==> flow/design.v (excerpt) <==
module alu(OPA, OPB, CIN,INP_VALID, CLK, RST, CMD, CE, MODE, COUT, OFLOW, RES, G, E, L, ERR);
==> flow/config.mk <==
export PLATFORM = sky130hd
export DESIGN_NAME = alu
export DESIGN_NICKNAME = alu
export VERILOG_FILES = /design/flow/design.v
export SDC_FILE = /design/flow/constraint.sdc
export NUM_CORES = 4
export LEC_CHECK = 0
export ABC_AREA = 1
export CAP_MARGIN = 20
export CORE_ASPECT_RATIO = 0.54
export CORE_MARGIN = 10
export CORE_UTILIZATION = 60
export CTS_CLUSTER_DIAMETER = 56
export CTS_CLUSTER_SIZE = 49
export GPL_ROUTABILITY_DRIVEN = 0
export GPL_TIMING_DRIVEN = 0
export MAX_ROUTING_LAYER = met4
export MIN_ROUTING_LAYER = met2
export PLACE_DENSITY_LB_ADDON = 0.08
export SETUP_SLACK_MARGIN = 0.17
export SLEW_MARGIN = 40
export TNS_END_PERCENT = 30
==> flow/constraint.sdc <==
create_clock -name core_clock -period 8.51 [get_ports {CLK}]
set_input_delay 1.7020 -clock core_clock [delete_from_list [all_inputs] [get_ports {CLK}]]
set_output_delay 1.7020 -clock core_clock [all_outputs]
set_load 0.01 [all_outputs]
run.sh (not shown) runs the stock make flow with config.mk's settings and CLKGATE_MAP_FILE=.
The starting point died in global routing (5_1_grt) (GRT-0116).
Rerun with:
==> flow/config.mk (replaced) <==
export PLATFORM = sky130hd
export DESIGN_NAME = alu
export DESIGN_NICKNAME = alu
export VERILOG_FILES = /design/flow/design.v
export SDC_FILE = /design/flow/constraint.sdc
export NUM_CORES = 4
export LEC_CHECK = 0
export ABC_AREA = 1
export CAP_MARGIN = 20
export CORE_MARGIN = 2
export CORE_UTILIZATION = 70
export PLACE_DENSITY = 0.65
export SETUP_SLACK_MARGIN = -0.12
export SLEW_MARGIN = 20
==> flow/constraint.sdc (replaced) <==
create_clock -name core_clock -period 5.12 [get_ports {CLK}]
set_input_delay 1.0240 -clock core_clock [delete_from_list [all_inputs] [get_ports {CLK}]]
set_output_delay 1.0240 -clock core_clock [all_outputs]
set_load 0.01 [all_outputs]
Result:
- The new run failed in global routing (5_1_grt) on GRT-0232
- synthesized area is unchanged
- die size is lower by about 30%
- synthesized cell count does not change
Rerun with:
==> flow/config.mk (replaced) <==
export PLATFORM = sky130hd
export DESIGN_NAME = alu
export DESIGN_NICKNAME = alu
export VERILOG_FILES = /design/flow/design.v
export SDC_FILE = /design/flow/constraint.sdc
export NUM_CORES = 4
export LEC_CHECK = 0
export CAP_MARGIN = 20
export CORE_MARGIN = 2
export CORE_UTILIZATION = 66
export CTS_CLUSTER_SIZE = 74
export SETUP_SLACK_MARGIN = -0.34
export SLEW_MARGIN = 20
==> flow/constraint.sdc (replaced) <==
create_clock -name core_clock -period 5.63 [get_ports {CLK}]
set_input_delay 1.1260 -clock core_clock [delete_from_list [all_inputs] [get_ports {CLK}]]
set_output_delay 1.1260 -clock core_clock [all_outputs]
set_load 0.01 [all_outputs]
- The new run produced a layout that fails on setup timing
- synthesized area went down by 3.5%
- synthesized cell count went down by 22%
- die size went up by 2.3%
Rerun with:
--- a/flow/config.mk
+++ b/flow/config.mk
@@ -8,6 +8,6 @@
 export CAP_MARGIN = 20
 export CORE_MARGIN = 2
-export CORE_UTILIZATION = 66
-export CTS_CLUSTER_SIZE = 74
-export SETUP_SLACK_MARGIN = -0.34
+export CORE_UTILIZATION = 63
+export CTS_CLUSTER_DIAMETER = 394
+export CTS_CLUSTER_SIZE = 100
 export SLEW_MARGIN = 20
==> flow/constraint.sdc (replaced) <==
create_clock -name core_clock -period 8.0 [get_ports {CLK}]
set_input_delay 1.6000 -clock core_clock [delete_from_list [all_inputs] [get_ports {CLK}]]
set_output_delay 1.6000 -clock core_clock [all_outputs]
set_load 0.01 [all_outputs]
=>
- The new run finished clean
- die size is higher by 4.6%
- cell count went down by 6.6%
- wire length decreases by 7.0%
- register-to-register slack gets better by 2.4 ns
- flip-flop count stays the same
- sequential share of layout area rises by 0.88 points
- clock skew barely changes
- worst setup slack improved by 0.97 ns
- sequential power goes down by 30%
- worst hold slack improves by 0.0040 ns
Rerun with:
--- a/flow/config.mk
+++ b/flow/config.mk
@@ -7,7 +7,10 @@
 export LEC_CHECK = 0
 export CAP_MARGIN = 20
-export CORE_MARGIN = 2
-export CORE_UTILIZATION = 63
-export CTS_CLUSTER_DIAMETER = 394
-export CTS_CLUSTER_SIZE = 100
+export CELL_PAD_IN_SITES_DETAIL_PLACEMENT = 2
+export CELL_PAD_IN_SITES_GLOBAL_PLACEMENT = 1
+export CORE_MARGIN = 8
+export CORE_UTILIZATION = 37
+export CTS_CLUSTER_DIAMETER = 384
+export GPL_ROUTABILITY_DRIVEN = 0
+export HOLD_SLACK_MARGIN = -0.03
 export SLEW_MARGIN = 20
After rerunning: The changed run completed without violations; routed wire length went up by 22%; via count went down by 1.7%; worst setup slack loses 0.11 ns; global-route usage went down by 15 points; non-clock buffer count went up by 7; utilization went down by 29 points; area after synthesis is unchanged; design area went up by 1.8%.

---

Starting RTL as in the previous note.
## alu
module alu(OPA, OPB, CIN,INP_VALID, CLK, RST, CMD, CE, MODE, COUT, OFLOW, RES, G, E, L, ERR);
Settings: LEC_CHECK=0, ABC_AREA=1, CAP_MARGIN=20, CORE_MARGIN=2, CORE_UTILIZATION=72, SETUP_SLACK_MARGIN=0.28, SLEW_MARGIN=20; clock period 3.45 ns.
The starting point did not get past 4_1_cts.
Then changed:
--- a/flow/config.mk
+++ b/flow/config.mk
@@ -10,4 +10,4 @@
 export CORE_MARGIN = 2
-export CORE_UTILIZATION = 72
-export SETUP_SLACK_MARGIN = 0.28
+export CORE_UTILIZATION = 64
+export CTS_CLUSTER_SIZE = 99
 export SLEW_MARGIN = 20
==> flow/constraint.sdc (replaced) <==
create_clock -name core_clock -period 5.4 [get_ports {CLK}]
set_input_delay 1.0800 -clock core_clock [delete_from_list [all_inputs] [get_ports {CLK}]]
set_output_delay 1.0800 -clock core_clock [all_outputs]
set_load 0.01 [all_outputs]
The new run finished with setup timing left; die size went up by 12%; area after synthesis does not change; synthesized cell count does not change.
Then changed:
--- a/flow/config.mk
+++ b/flow/config.mk
@@ -7,7 +7,7 @@
 export LEC_CHECK = 0
-export ABC_AREA = 1
 export CAP_MARGIN = 20
 export CORE_MARGIN = 2
-export CORE_UTILIZATION = 64
-export CTS_CLUSTER_SIZE = 99
+export CORE_UTILIZATION = 71
+export HOLD_SLACK_MARGIN = -0.09
+export PLACE_DENSITY = 0.65
 export SLEW_MARGIN = 20
==> flow/constraint.sdc (replaced) <==
create_clock -name core_clock -period 6.58 [get_ports {CLK}]
set_input_delay 1.3160 -clock core_clock [delete_from_list [all_inputs] [get_ports {CLK}]]
set_output_delay 1.3160 -clock core_clock [all_outputs]
set_load 0.01 [all_outputs]
Outcome: The new run finished with setup timing left. Register-to-register slack is better by 1.2 ns. Routed wire length drops by 16%. Worst setup slack is better by 0.34 ns. First-iteration DRC count falls by 15%. Clock power came out lower by 16%. Clock-buffer cell count rose by 2. Final area shrinks by 9.7%. Worst hold slack gains 0.0088 ns. Via count goes down by 16%.
Then changed:
--- a/flow/config.mk
+++ b/flow/config.mk
@@ -9,5 +9,3 @@
 export CORE_MARGIN = 2
-export CORE_UTILIZATION = 71
-export HOLD_SLACK_MARGIN = -0.09
-export PLACE_DENSITY = 0.65
+export CORE_UTILIZATION = 40
 export SLEW_MARGIN = 20
==> flow/constraint.sdc (replaced) <==
create_clock -name core_clock -period 8.0 [get_ports {CLK}]
set_input_delay 1.6000 -clock core_clock [delete_from_list [all_inputs] [get_ports {CLK}]]
set_output_delay 1.6000 -clock core_clock [all_outputs]
set_load 0.01 [all_outputs]
With this change the flow completed without violations.
Clock power drops by about a fifth.
Wire length drops by a little under a tenth.
Design area drops by a few percent.
Clock skew hardly moves.
Then changed:
--- a/flow/config.mk
+++ b/flow/config.mk
@@ -9,3 +9,7 @@
 export CORE_MARGIN = 2
-export CORE_UTILIZATION = 40
+export CORE_UTILIZATION = 71
+export CTS_CLUSTER_DIAMETER = 392
+export CTS_CLUSTER_SIZE = 99
+export HOLD_SLACK_MARGIN = 0.26
+export SETUP_SLACK_MARGIN = -0.75
 export SLEW_MARGIN = 20
Effect: The new run went through all stages and came out clean; count of clock-buffer cells in the layout fell by 2; global-route usage rose by 20 points; sequential share of layout area rose by 0.18 points; total power rose slightly; utilization rose by 34 points; wire length fell slightly; cell area fell by a few percent.

---

run A:
Starting RTL as in the previous note.
==> flow/design.v (excerpt) <==
module alu(OPA, OPB, CIN,INP_VALID, CLK, RST, CMD, CE, MODE, COUT, OFLOW, RES, G, E, L, ERR);
    input ['d8-1:0] OPA, OPB;
    input CLK, RST, CE, MODE, CIN;
    input [1:0] INP_VALID;
    input ['d4-1:0] CMD;
    output reg ['d16-1:0] RES;
    output reg COUT;
    output reg OFLOW;
    output reg G;
    output reg E;
    output reg L;
    output reg ERR;
    reg ['d16-1:0] RES_next;
    reg COUT_next, OFLOW_next, G_next, E_next, L_next, ERR_next;
    reg ['d16-1:0] res_t;
    reg cout_t, oflow_t, g_t, e_t, l_t, err_t;
    always @(posedge CLK or posedge RST) begin
        if (RST) begin
            RES <= {'d16{1'b0}};
            COUT <= 1'b0;
            OFLOW <= 1'b0;
            G <= 1'b0;
            E <= 1'b0;
            L <= 1'b0;
            ERR <= 1'b0;
        end
        else begin
                RES <= RES_next;
                COUT <= COUT_next;
                OFLOW <= OFLOW_next;
                G <= G_next;
                E <= E_next;
                L <= L_next;
                ERR <= ERR_next;
        end
    end
    always @(posedge CLK) begin
        res_t = {'d16{1'b0}};
        cout_t = 1'b0;
        oflow_t = 1'b0;
        g_t = 1'b0;
        e_t = 1'b0;
        l_t = 1'b0;
        err_t = 1'b0;
        if (CE) begin
  ...
Settings: LEC_CHECK=0, ABC_AREA=1, CAP_MARGIN=20, CELL_PAD_IN_SITES_GLOBAL_PLACEMENT=2, CORE_MARGIN=8, CORE_UTILIZATION=40, CTS_CLUSTER_SIZE=60, GPL_TIMING_DRIVEN=0, HOLD_SLACK_MARGIN=0.2, MAX_ROUTING_LAYER=met4, MIN_ROUTING_LAYER=met2, SETUP_SLACK_MARGIN=0.72, SLEW_MARGIN=20, TNS_END_PERCENT=55; clock period 8.0 ns.
Setup changes, run A to run B
- a change of SETUP_SLACK_MARGIN from 0.72 to -0.75
- a change of CORE_UTILIZATION from 40 to 56
- a change of CTS_CLUSTER_SIZE from 60 to 99
- a deleted GPL_TIMING_DRIVEN that had been 0
- a deleted MIN_ROUTING_LAYER that had been met2
- a deleted ABC_AREA that had been 1
- a deleted CELL_PAD_IN_SITES_GLOBAL_PLACEMENT that had been 2
- a change of HOLD_SLACK_MARGIN from 0.2 to -0.09
- a deleted MAX_ROUTING_LAYER that had been met4
- a change of CORE_MARGIN from 8 to 2
- a deleted TNS_END_PERCENT that had been 55
- an added CTS_CLUSTER_DIAMETER of 392
Results
- Diff run A -> run B | non-clock buffer count | down by a few percent
- Total design power, run A and run B, lower one = run B.
- Total routed wire length on the met1 layer (run B over run A): increase, 14,000 µm
- Comparing global-route track usage on met1 for run A and run B, the bigger number came from run B.
- Run B: number of inserted diodes 7 below run A
Input-level comparison between run C and run B:
- swapping 56 for 39 in CORE_UTILIZATION
- swapping 99 for 100 in CTS_CLUSTER_SIZE
- clearing HOLD_SLACK_MARGIN, which used to be -0.09
- putting CELL_PAD_IN_SITES_GLOBAL_PLACEMENT at 1 where nothing was set
- swapping 392 for 394 in CTS_CLUSTER_DIAMETER
- clearing SETUP_SLACK_MARGIN, which used to be -0.75
### Flow results
Well-tap cell count (run C over run B): increase, 106
The die size in run C is 1.4 times that in run B.
Global placer's final weighted congestion ends up higher on run B.
For maximum vdd ir drop, dividing the value from run B by the value from run C gives 1.2.
Run C -> run B: DRC violation count after routing delta 0, exact match
Run C vs run B, final cell count without fillers went up by 115.
## Diff of input files: run D against run C
- changing CORE_UTILIZATION from 39 to 58
- setting CORE_ASPECT_RATIO to 1.89 for the first time
- removing CELL_PAD_IN_SITES_GLOBAL_PLACEMENT (formerly 1)
- setting TNS_END_PERCENT to 15 for the first time
Findings:
Total routed wirelength ends up lower on run D. Run D: share of final layout cell area taken by non-clock buffers 0.32 points above run C. In run D relative to run C, placer congestion estimate had gone up by more than 10%. Worst setup path startpoint: OPB[2] -> run C, OPA[1] -> run D.
Power is estimated from default activity; no workload was simulated.
